==> inputs of run a <==
==> flow/design.v (excerpt) <==
module axi_gpio #(
    parameter int N_GPIOS = 32,
    parameter int AXI_ADDR_WIDTH = 12,
    parameter int AXI_DATA_WIDTH = 32
)(
   input aclk,
   input aresetn, 
   input  logic [N_GPIOS-1:0] gpio_in_raw ,
   output logic [N_GPIOS-1:0] gpio_out,
   output logic irq,  
   output logic arready,
   input logic [AXI_ADDR_WIDTH-1:0] araddr,
   input logic arvalid,
   output logic [AXI_DATA_WIDTH-1:0] rdata,
   output logic [1:0] rresp,
   output logic rvalid,
   input logic rready,
   input logic wvalid,
   output logic wready,
   input logic [AXI_DATA_WIDTH-1:0] wdata,
   input logic [AXI_DATA_WIDTH/8-1:0] wstrb,
   input logic bready,
   output logic bvalid,
   output logic [1:0] bresp,
   output logic awready,
   input logic [AXI_ADDR_WIDTH-1:0] awaddr,
   input logic awvalid
);
==> flow/config.mk <==
export PLATFORM = sky130hd
export DESIGN_NAME = axi_gpio
export DESIGN_NICKNAME = axi_gpio
export VERILOG_FILES = /design/flow/design.v
export SDC_FILE = /design/flow/constraint.sdc
export NUM_CORES = 4
export LEC_CHECK = 0
export CAP_MARGIN = 20
export CORE_MARGIN = 2
export CORE_UTILIZATION = 72
export CTS_CLUSTER_DIAMETER = 375
export CTS_CLUSTER_SIZE = 21
export HOLD_SLACK_MARGIN = 0.29
export PLACE_DENSITY_LB_ADDON = 0.26
export SETUP_SLACK_MARGIN = 0.53
export SLEW_MARGIN = 20
export TNS_END_PERCENT = 5
==> flow/constraint.sdc <==
create_clock -name core_clock -period 2.13 [get_ports {aclk}]
set_input_delay 0.4260 -clock core_clock [delete_from_list [all_inputs] [get_ports {aclk}]]
set_output_delay 0.4260 -clock core_clock [all_outputs]
set_load 0.01 [all_outputs]
run.sh (not shown) runs the stock make flow with config.mk's settings and CLKGATE_MAP_FILE=.
==> run b: changes against run a <==
==> flow/config.mk (replaced) <==
export PLATFORM = sky130hd
export DESIGN_NAME = axi_gpio
export DESIGN_NICKNAME = axi_gpio
export VERILOG_FILES = /design/flow/design.v
export SDC_FILE = /design/flow/constraint.sdc
export NUM_CORES = 4
export LEC_CHECK = 0
export CAP_MARGIN = 20
export CORE_MARGIN = 2
export CORE_UTILIZATION = 57
export SETUP_SLACK_MARGIN = 1.0
export SLEW_MARGIN = 20
==> flow/constraint.sdc (replaced) <==
create_clock -name core_clock -period 3.75 [get_ports {aclk}]
set_input_delay 0.7500 -clock core_clock [delete_from_list [all_inputs] [get_ports {aclk}]]
set_output_delay 0.7500 -clock core_clock [all_outputs]
set_load 0.01 [all_outputs]
==> run c: changes against run a <==
==> flow/config.mk (replaced) <==
export PLATFORM = sky130hd
export DESIGN_NAME = axi_gpio
export DESIGN_NICKNAME = axi_gpio
export VERILOG_FILES = /design/flow/design.v
export SDC_FILE = /design/flow/constraint.sdc
export NUM_CORES = 4
export LEC_CHECK = 0
export CAP_MARGIN = 40
export CELL_PAD_IN_SITES_DETAIL_PLACEMENT = 1
export CORE_MARGIN = 8
export CORE_UTILIZATION = 40
export GPL_TIMING_DRIVEN = 0
export MIN_ROUTING_LAYER = met2
export SLEW_MARGIN = 0
export TNS_END_PERCENT = 85
==> flow/constraint.sdc (replaced) <==
create_clock -name core_clock -period 5.0 [get_ports {aclk}]
set_input_delay 1.0000 -clock core_clock [delete_from_list [all_inputs] [get_ports {aclk}]]
set_output_delay 1.0000 -clock core_clock [all_outputs]
set_load 0.01 [all_outputs]
==> results <==
metric                                                                                 run c                       run a                   run b
Status                                                      no timing/DRC/antenna violations             failed layout checks  no timing/DRC/antenna violations
Reasons for failing layout checks                                                          -                setup timing                       -
Register fraction of the total cell area                                               0.431                       0.407                   0.440
Proportion of power drawn by the clock network                                         0.416                       0.279                   0.417
Slowest stage cell, crit path                                       sky130_fd_sc_hd__a22oi_1  sky130_fd_sc_hd__a2111oi_4  sky130_fd_sc_hd__or4_4
Post-CTS setup buffer count                                                                0                          21                       2
Number of buffers created by CTS                                                          88                          43                      86
Post-route met1 wirelength                                                              0 um                     48.8 mm                 47.1 mm
Comb area share                                                                        0.400                       0.429                   0.411
Number of buffer and inverter instances along the worst setup path                         1                           3                       1
Hold Crit Depth                                                                            0                           2                       -
Worst slack at placement                                                              734 ps                     -547 ps                  542 ps
Total sequential power                                                               7.15 mW                     17.9 mW                 10.1 mW
Total met3 wirelength after detailed routing                                         54.8 mm                     18.3 mm                 8.71 mm
Cell count after placement                                                              5025                        4566                    4535

==> inputs of tundra <==
==> flow/design.v <==
module axi_gpio #(
    parameter int N_GPIOS = 32,
    parameter int AXI_ADDR_WIDTH = 12,
    parameter int AXI_DATA_WIDTH = 32
)(
   input aclk,
   input aresetn, 
   input  logic [N_GPIOS-1:0] gpio_in_raw ,
   output logic [N_GPIOS-1:0] gpio_out,
   output logic irq,  
   output logic arready,
   input logic [AXI_ADDR_WIDTH-1:0] araddr,
   input logic arvalid,
   output logic [AXI_DATA_WIDTH-1:0] rdata,
   output logic [1:0] rresp,
   output logic rvalid,
   input logic rready,
   input logic wvalid,
   output logic wready,
   input logic [AXI_DATA_WIDTH-1:0] wdata,
   input logic [AXI_DATA_WIDTH/8-1:0] wstrb,
   input logic bready,
   output logic bvalid,
   output logic [1:0] bresp,
   output logic awready,
   input logic [AXI_ADDR_WIDTH-1:0] awaddr,
   input logic awvalid
);
  localparam logic [31:0] VERSION = 32'h0001_0000;
  localparam int WORD_IDX_W = (AXI_ADDR_WIDTH >= 2) ? (AXI_ADDR_WIDTH-2) : 1;
  localparam logic [WORD_IDX_W-1:0] VERSION_WORD = 'h0B;  
  localparam logic [WORD_IDX_W-1:0] SCRATCH_WORD = 'h0C;  
  localparam logic [WORD_IDX_W-1:0] DIR_WORD       = 'h000;  
  localparam logic [WORD_IDX_W-1:0] OUT_WORD       = 'h001;  
  localparam logic [WORD_IDX_W-1:0] OUT_SET_WORD   = 'h002;  
  localparam logic [WORD_IDX_W-1:0] OUT_CLR_WORD   = 'h003;  
  localparam logic [WORD_IDX_W-1:0] IN_WORD        = 'h004;  
  localparam logic [WORD_IDX_W-1:0] IRQ_MASK_WORD  = 'h005;  
  localparam logic [WORD_IDX_W-1:0] IRQ_STATUS_WORD= 'h006;  
  localparam logic [WORD_IDX_W-1:0] IRQ_CLEAR_WORD = 'h007;  
  localparam logic [WORD_IDX_W-1:0] EDGE_EN_WORD   = 'h008;  
  localparam logic [WORD_IDX_W-1:0] EDGE_POL_WORD  = 'h009;  
  localparam logic [WORD_IDX_W-1:0] LVL_POL_WORD   = 'h00A;  
  localparam logic [WORD_IDX_W-1:0] DEBOUNCE_WORD  = 'h00D;  
  logic [AXI_DATA_WIDTH-1:0] scratch_q;  
  logic [N_GPIOS-1:0] dir_q, out_q;
  logic [N_GPIOS-1:0] in_meta, in_sync;  
  logic [N_GPIOS-1:0] clr_mask, clr_mask_next;
  logic [N_GPIOS-1:0] irq_mask_q, irq_status_q, edge_en_q, edge_pol_q, lvl_pol_q;
  logic [7:0]         debounce_cfg_q;             
  logic [N_GPIOS-1:0] in_db_q, in_db_d;          
  logic [AXI_ADDR_WIDTH-1:0] araddr_q;
  logic [AXI_ADDR_WIDTH-1:0] awaddr_q;
  logic [AXI_DATA_WIDTH-1:0] wdata_q;
  logic [AXI_DATA_WIDTH/8-1:0] wstrb_q;
  logic                  ar_hs;  
  assign ar_hs         = arvalid & arready;
  function automatic logic [AXI_DATA_WIDTH-1:0] apply_wstrb(
    input logic [AXI_DATA_WIDTH-1:0] cur,
    input logic [AXI_DATA_WIDTH-1:0] wdata_i,
    input logic [AXI_DATA_WIDTH/8-1:0] wstrb_i
);
logic [AXI_DATA_WIDTH-1:0] mask;
mask = { {8{wstrb_i[3]}}, {8{wstrb_i[2]}}, {8{wstrb_i[1]}}, {8{wstrb_i[0]}} };
apply_wstrb = (cur & ~mask) | (wdata_i & mask);
  endfunction
function automatic [N_GPIOS-1:0] apply_wstrb_to_gpio(
  input [N_GPIOS-1:0]            prev,
  input [AXI_DATA_WIDTH-1:0]     wdata_i,
  input [AXI_DATA_WIDTH/8-1:0]   wstrb_i
);
  logic [AXI_DATA_WIDTH-1:0] prev_ext, nxt_ext;
  prev_ext                 = '0;
  prev_ext[N_GPIOS-1:0]    = prev;
  nxt_ext                  = apply_wstrb(prev_ext, wdata_i, wstrb_i);
  apply_wstrb_to_gpio = nxt_ext[N_GPIOS-1:0];
endfunction
function automatic [N_GPIOS-1:0] w1_mask_gpio(
  input [AXI_DATA_WIDTH-1:0]     wdata_i,
  input [AXI_DATA_WIDTH/8-1:0]   wstrb_i
);
  logic [AXI_DATA_WIDTH-1:0] strobe_mask;
  logic [AXI_DATA_WIDTH-1:0] masked;
  strobe_mask = '0;
  for (int b = 0; b < AXI_DATA_WIDTH/8; b++)
    strobe_mask[8*b +: 8] = {8{wstrb_i[b]}};
    masked = wdata_i & strobe_mask;
  w1_mask_gpio = masked[N_GPIOS-1:0];
endfunction
always_ff @(posedge aclk or negedge aresetn) begin
  if (!aresetn) begin
    in_meta <= '0;
    in_sync <= '0;
  end else begin
    in_meta <= gpio_in_raw;  
    in_sync <= in_meta;      
  end
end
logic [7:0] db_cnt   [0:N_GPIOS-1];  
always_ff @(posedge aclk or negedge aresetn) begin
  if (!aresetn) begin
    for (int i=0;i<N_GPIOS;i++) begin
      db_cnt[i] <= '0;
    end
    in_db_q <= '0;
  end else begin
    if (debounce_cfg_q == 8'd0) begin
      in_db_q <= in_sync;
      for (int i=0;i<N_GPIOS;i++) db_cnt[i] <= '0;
    end else begin
      for (int i=0;i<N_GPIOS;i++) begin
        if (in_sync[i] == in_db_q[i]) begin
          db_cnt[i] <= '0;  
        end else begin
          db_cnt[i] <= db_cnt[i] + 8'd1;
          if (db_cnt[i] >= debounce_cfg_q) begin
            in_db_q[i] <= in_sync[i];  
            db_cnt[i]  <= '0;
          end
        end
      end
    end
  end
end
always_ff @(posedge aclk or negedge aresetn) begin
  if (!aresetn) in_db_d <= '0;
  else          in_db_d <= in_db_q;
end
wire [N_GPIOS-1:0] rise =  in_db_q & ~in_db_d;
wire [N_GPIOS-1:0] fall = ~in_db_q &  in_db_d;
wire [N_GPIOS-1:0] edge_evt  = ((edge_pol_q & rise) | (~edge_pol_q & fall)) & edge_en_q;
wire [N_GPIOS-1:0] level_evt = (in_db_q    ^ ~lvl_pol_q) & ~edge_en_q;
wire [N_GPIOS-1:0] new_events = edge_evt | level_evt;
always_ff @(posedge aclk or negedge aresetn) begin
  if (!aresetn) begin
    irq_status_q <= '0;
  end else begin
    irq_status_q <= (irq_status_q | new_events) & ~clr_mask;
  end
end
assign irq = |(irq_status_q & irq_mask_q);
    logic aw_hs, w_hs;
    assign aw_hs = awvalid && awready;
    assign w_hs = wvalid && wready;
    always_ff @(posedge aclk or negedge aresetn)begin
        if(!aresetn)begin
            awready <= 1'b1;
            bvalid <= 1'b0;
            bresp <= 2'b00;
            wready <= 1'b1;
            awaddr_q <= '0;
            wdata_q <= '0;
            wstrb_q <= '0;
            scratch_q <= '0;
            irq_mask_q     <= '0;
            edge_en_q      <= '0;             
            edge_pol_q     <= {N_GPIOS{1'b1}};   
            lvl_pol_q      <= {N_GPIOS{1'b1}};   
            debounce_cfg_q <= 8'd0;           
            clr_mask_next <= '0;
            dir_q <= '0;
            out_q <= '0;
        end else begin
            if(awready && awvalid)begin 
                awready <= 1'b0;     
                awaddr_q <= awaddr;  
            end
            if(wready && wvalid) begin
                wready <= 1'b0;
                wdata_q <= wdata;
                wstrb_q <= wstrb;
            end
            clr_mask_next <= '0;
            if (!bvalid && !awready && !wready)begin  
                unique case (awaddr_q[AXI_ADDR_WIDTH-1:2])
                    DIR_WORD: dir_q <= apply_wstrb_to_gpio(dir_q,wdata_q,wstrb_q);
                    OUT_WORD: out_q <= apply_wstrb_to_gpio(out_q,wdata_q,wstrb_q);
                    OUT_SET_WORD: begin  
                        out_q <= out_q | w1_mask_gpio(wdata_q, wstrb_q);
                    end
                    OUT_CLR_WORD: begin  
                        out_q <= out_q & ~w1_mask_gpio(wdata_q, wstrb_q);
                    end
                    SCRATCH_WORD: scratch_q <= apply_wstrb(scratch_q, wdata_q, wstrb_q);
                    IRQ_MASK_WORD:  irq_mask_q  <= apply_wstrb_to_gpio(irq_mask_q,  wdata_q, wstrb_q);
                    EDGE_EN_WORD:   edge_en_q   <= apply_wstrb_to_gpio(edge_en_q,   wdata_q, wstrb_q);
                    EDGE_POL_WORD:  edge_pol_q  <= apply_wstrb_to_gpio(edge_pol_q,  wdata_q, wstrb_q);
                    LVL_POL_WORD:   lvl_pol_q   <= apply_wstrb_to_gpio(lvl_pol_q,   wdata_q, wstrb_q);
                    IRQ_CLEAR_WORD: begin
                      clr_mask_next <= w1_mask_gpio(wdata_q, wstrb_q);
                    end
                     DEBOUNCE_WORD: begin
                        if (wstrb_q[0]) debounce_cfg_q <= wdata_q[7:0];
                      end
                    default: ;
                endcase       
                bvalid <= 1'b1;
                bresp <= 2'b00;  
        end
            if(bvalid && bready)begin
                bvalid <= 1'b0;
                awready <= 1'b1;
                wready <= 1'b1;
        end
        end
    end
always_ff @(posedge aclk or negedge aresetn) begin
  if (!aresetn) clr_mask <= '0;
  else          clr_mask <= clr_mask_next;
end
  always_ff @(posedge aclk or negedge aresetn)begin
    if(!aresetn) begin
        arready <= 1'b1;
        rvalid <= 1'b0;
        rdata <= '0;
        rresp <= 2'b00;  
    end
    else begin
        if(arready && arvalid) begin
            araddr_q <= araddr;
            arready <= 1'b0;
            rvalid <= 1'b1;
            unique case (araddr[AXI_ADDR_WIDTH-1:2])
                DIR_WORD:      rdata <= {{(AXI_DATA_WIDTH-N_GPIOS){1'b0}}, dir_q};  
                OUT_WORD:      rdata <= {{(AXI_DATA_WIDTH-N_GPIOS){1'b0}}, out_q};
                OUT_SET_WORD:  rdata <= {{(AXI_DATA_WIDTH-N_GPIOS){1'b0}}, out_q};  
                OUT_CLR_WORD:  rdata <= {{(AXI_DATA_WIDTH-N_GPIOS){1'b0}}, out_q};  
                IN_WORD:         rdata <= {{(AXI_DATA_WIDTH-N_GPIOS){1'b0}}, in_db_q};  
                IRQ_MASK_WORD:   rdata <= {{(AXI_DATA_WIDTH-N_GPIOS){1'b0}}, irq_mask_q};
                IRQ_STATUS_WORD: rdata <= {{(AXI_DATA_WIDTH-N_GPIOS){1'b0}}, irq_status_q};
                EDGE_EN_WORD:    rdata <= {{(AXI_DATA_WIDTH-N_GPIOS){1'b0}}, edge_en_q};
                EDGE_POL_WORD:   rdata <= {{(AXI_DATA_WIDTH-N_GPIOS){1'b0}}, edge_pol_q};
                LVL_POL_WORD:    rdata <= {{(AXI_DATA_WIDTH-N_GPIOS){1'b0}}, lvl_pol_q};
                DEBOUNCE_WORD:   rdata <= {{(AXI_DATA_WIDTH-8){1'b0}}, debounce_cfg_q};
                VERSION_WORD: rdata <= VERSION;  
                SCRATCH_WORD: rdata <= scratch_q;
                default: rdata <='0;
            endcase
            rresp <= 2'b00;
        end
        if(rvalid && rready)begin
            rvalid <= 1'b0;
            arready <= 1'b1;
        end
        end
    end
    assign gpio_out = out_q & dir_q;
endmodule
==> flow/run.sh <==
#!/bin/bash
# the make line also repeats each setting of config.mk as NAME=value (left out here)
make -C /OpenROAD-flow-scripts/flow DESIGN_CONFIG=/design/flow/config.mk WORK_HOME=/design/flow/orfs CLKGATE_MAP_FILE= finish
==> flow/config.mk <==
export PLATFORM = sky130hd
export DESIGN_NAME = axi_gpio
export DESIGN_NICKNAME = axi_gpio
export VERILOG_FILES = /design/flow/design.v
export SDC_FILE = /design/flow/constraint.sdc
export NUM_CORES = 4
export LEC_CHECK = 0
export CAP_MARGIN = 40
export CELL_PAD_IN_SITES_DETAIL_PLACEMENT = 1
export CELL_PAD_IN_SITES_GLOBAL_PLACEMENT = 1
export CORE_MARGIN = 7
export CORE_UTILIZATION = 40
export GPL_TIMING_DRIVEN = 1
export MIN_ROUTING_LAYER = met2
export SLEW_MARGIN = 0
export TNS_END_PERCENT = 85
==> flow/constraint.sdc <==
create_clock -name core_clock -period 5.0 [get_ports {aclk}]
set_input_delay 1.0000 -clock core_clock [delete_from_list [all_inputs] [get_ports {aclk}]]
set_output_delay 1.0000 -clock core_clock [all_outputs]
set_load 0.01 [all_outputs]
==> inputs of yarrow, as changes to tundra <==
Settings changed: CAP_MARGIN 40 to 10, CELL_PAD_IN_SITES_DETAIL_PLACEMENT 1 to not set, CELL_PAD_IN_SITES_GLOBAL_PLACEMENT 1 to not set, CORE_MARGIN 7 to 2, CORE_UTILIZATION 40 to 72, CTS_CLUSTER_DIAMETER set to 355, CTS_CLUSTER_SIZE set to 15, GPL_TIMING_DRIVEN 1 to not set, MIN_ROUTING_LAYER met2 to not set, SETUP_SLACK_MARGIN set to -0.23, SLEW_MARGIN 0 to 20, TNS_END_PERCENT 85 to 5.
==> flow/constraint.sdc (replaced) <==
create_clock -name core_clock -period 2.32 [get_ports {aclk}]
set_input_delay 0.4640 -clock core_clock [delete_from_list [all_inputs] [get_ports {aclk}]]
set_output_delay 0.4640 -clock core_clock [all_outputs]
set_load 0.01 [all_outputs]
==> comparison <==
- Power: yarrow is higher than tundra (about 80%).
- Between tundra and yarrow, the lower sequential share of layout area is in tundra (gap 0.49 points).
- Against yarrow, the worst hold slack of tundra is better by 88 ps.
- Clock power: yarrow is larger than tundra (about 40%).
- Between yarrow and tundra, the lower utilization is in tundra (gap 37 points).
- yarrow reached the layout checks and failed them: negative setup slack. tundra completed with no timing, DRC or antenna violations.
- In flip-flop count, yarrow and tundra do not differ.
- Synthesized cell count is the same in yarrow and tundra.
==> figures <==
|  | yarrow | tundra |
|---|---|---|
| Maximum vdd drop | 1013 uV | 321.0 uV |
| Worst reg2reg setup slack | -190 ps | 1560 ps |
| Number of buffers inserted by hold repair at cts | 1 | 0 |
| Post-CTS Resized | 12 | 0 |
| Busiest layer in global routing | met2 | met3 |
| Min Hold Slack | 233.6 ps | 321.4 ps |
| Via Count | 30780 | 39590 |
| Setup Fix Bufs, Post-CTS | 1 | 0 |
| ClkCell Share | 3.710% | 6.798% |
| First-pass GRT wire length | 179.1 mm | 200.8 mm |
| Share of power burned in the clock network | 32.4% | 42.8% |
| Row count | 85 | 114 |
| Result of the run | complete, but fails checks | finished clean |
| Reasons for failing layout checks | negative setup slack | - |
| DP Wirelength | 82.12 mm | 89.20 mm |
| Final #Nets | 4266 | 4126 |
Power is estimated from default activity; no workload was simulated.
